run A:
## complex_multiplier
module complex_multiplier#(parameter INPUT_DATA_WIDTH = 16)
    (
        input  wire                                    i_clk,
        input  wire                                    i_rst,
        input  wire signed [INPUT_DATA_WIDTH-1:0]      i_real_h,
        input  wire signed [INPUT_DATA_WIDTH-1:0]      i_imag_h,
        input  wire signed [INPUT_DATA_WIDTH-1:0]      i_real_y,
        input  wire signed [INPUT_DATA_WIDTH-1:0]      i_imag_y,
        output reg  signed [INPUT_DATA_WIDTH*2:0]      o_real,
        output reg  signed [INPUT_DATA_WIDTH*2:0]      o_imag
    );
    reg signed [INPUT_DATA_WIDTH*2-1:0] ac;
    reg signed [INPUT_DATA_WIDTH*2-1:0] ad;
    reg signed [INPUT_DATA_WIDTH*2-1:0] cb;
    reg signed [INPUT_DATA_WIDTH*2-1:0] bd;
    always@(posedge i_clk) begin
        if(i_rst)begin
            o_real <= 0;
            o_imag <= 0;
            ac     <= 0;
            ad     <= 0;
            cb     <= 0;
            bd     <= 0;
        end         
        else begin
            ac <= i_real_h * i_real_y;
            ad <= i_real_h * i_imag_y;
            cb <= i_real_y * i_imag_h;
            bd <= i_imag_h * i_imag_y;
            o_real <= ac - bd;
            o_imag <= ad + cb;
        end
    end
endmodule
For scale: roughly 7300 cells after synthesis, roughly 190 flip-flops, roughly 52000 um^2 of cells after synthesis.
==> flow/config.mk <==
export PLATFORM = sky130hd
export DESIGN_NAME = complex_multiplier
export DESIGN_NICKNAME = complex_multiplier
export VERILOG_FILES = /design/flow/design.v
export SDC_FILE = /design/flow/constraint.sdc
export NUM_CORES = 4
export LEC_CHECK = 0
export ABC_AREA = 1
export CAP_MARGIN = 10
export CELL_PAD_IN_SITES_GLOBAL_PLACEMENT = 3
export CORE_MARGIN = 4
export CORE_UTILIZATION = 23
export CTS_CLUSTER_SIZE = 76
export GPL_ROUTABILITY_DRIVEN = 0
export HOLD_SLACK_MARGIN = 0.12
export MAX_ROUTING_LAYER = met4
export MIN_ROUTING_LAYER = met2
export PLACE_DENSITY_LB_ADDON = 0.22
export SETUP_SLACK_MARGIN = 0.62
export SLEW_MARGIN = 20
export TNS_END_PERCENT = 85
==> flow/constraint.sdc <==
create_clock -name core_clock -period 6.29 [get_ports {i_clk}]
set_input_delay 1.2580 -clock core_clock [delete_from_list [all_inputs] [get_ports {i_clk}]]
set_output_delay 1.2580 -clock core_clock [all_outputs]
set_load 0.01 [all_outputs]
run.sh (not shown) runs the stock make flow with config.mk's settings and CLKGATE_MAP_FILE=.
Run A ran to completion and came out clean on the timing, design-rule and antenna checks.
#### Input delta (run B over run A)
- a change of CORE_UTILIZATION from 23 to 72
- a deleted HOLD_SLACK_MARGIN that had been 0.12
- a deleted TNS_END_PERCENT that had been 85
- a deleted MIN_ROUTING_LAYER that had been met2
- a change of PLACE_DENSITY_LB_ADDON from 0.22 to 0.01
- a deleted CTS_CLUSTER_SIZE that had been 76
- a change of CORE_MARGIN from 4 to 2
- a deleted GPL_ROUTABILITY_DRIVEN that had been 0
- a change of CAP_MARGIN from 10 to 30
- a deleted ABC_AREA that had been 1
- a deleted SETUP_SLACK_MARGIN that had been 0.62
- a deleted CELL_PAD_IN_SITES_GLOBAL_PLACEMENT that had been 3
- a change of the clock period (ns, I/O delays scaled along) from 6.29 to 6.89
==> results <==
Although run B finished all stages, its layout failed final checks on setup timing.
Taking run A as the reference, in run B smallest setup slack after layout saw a decrease, area of the multi-input gates saw a decrease.
Going from run A to run B, post-synth design cell area now sits lower, delay of the slowest cell on the worst path rose by 0.05 ns, critical path depth shrank by about 8%.
#### Input delta (run C over run B)
- PLACE_DENSITY_LB_ADDON changed from 0.01 to 0.12
- CAP_MARGIN changed from 30 to 20
- CORE_UTILIZATION changed from 72 to 40
- the clock period (ns, I/O delays scaled along) changed from 6.89 to 10.0
Results
Every run in run C and run B closed cleanly, with the single exception of run B.
From run B to run C the numbers moved as follows: final critical-path share of the clock period now smaller, wire length down 23%, met1 usage moved down, area of the die now sits higher.
Here is what was changed in the inputs of run D compared with run C.
- PLACE_DENSITY_LB_ADDON: 0.12 -> unset
- MAX_ROUTING_LAYER: met4 -> unset
- the clock period (ns, I/O delays scaled along): 10.0 -> 5.42
Notes after the runs:
In run D the implementation ran to completion but is not tape-out ready, as the final checks report setup timing.
Total antenna diodes in the routed design, run D and run C: smaller value in run D
Delta (run D minus run C): setup slack -2.12 ns.
Area overhead of the layout relative to synthesis in run D is 28 points higher than in run C
Global-route usage is higher on run D
Of run D and run C, it is run D that has the higher total length of routed wires.
Of run D and run C, the run reporting the lower post-route standard cell area excluding fillers was run C.
Inputs modified between run D and run E:
- setting MAX_ROUTING_LAYER to met4 for the first time
- changing CORE_UTILIZATION from 40 to 72
- setting PLACE_DENSITY to 0.7 for the first time
- changing CAP_MARGIN from 20 to 40
- changing the clock period (ns, I/O delays scaled along) from 5.42 to 6.88
[summary]
Half-perimeter wire length of the detailed placement result for run E: 6.8% down relative to run D
Looking only at first-iteration DRC count, and setting everything else aside, the lower value of run E and run D goes to run D.
Endpoint of the most critical setup path = cb[30]: run D; endpoint of the most critical setup path = cb[16]: run E
Taking run D as the reference, in run E starting utilization of the core area climbed 33 points; area of all placed cells without fillers dropped 5300 um^2; setup slack picked up an extra 0.79 ns; horizontal die size fell about 25%.
Of run E and run D, none finishes clean.
The layout from run D, despite a flow that completed every stage, fails the layout checks, with the failing checks listed as setup timing.
Run E: flow complete, layout not clean; failing: setup timing
What run F does differently from run E at the input level:
- setting ABC_AREA to 1 for the first time
- removing PLACE_DENSITY (formerly 0.7)
- changing CAP_MARGIN from 40 to 20
- removing MAX_ROUTING_LAYER (formerly met4)
- changing the clock period (ns, I/O delays scaled along) from 6.88 to 10.9
Findings:
- Between run F and run E, non-clock buffer total of the final layout is lower for run F, run E comes in above that.
- As far as flip-flop count is concerned, run E and run F perform about the same.
- Run F ran to completion and came out clean on the timing, design-rule and antenna checks.
- Taking run E as the reference, in run F per-cell routed wire length decreased 29%; buffer-and-inverter tally for the worst setup path decreased 2; via count increased 2692; combined global-route utilization of all metal layers decreased 6.9 points.
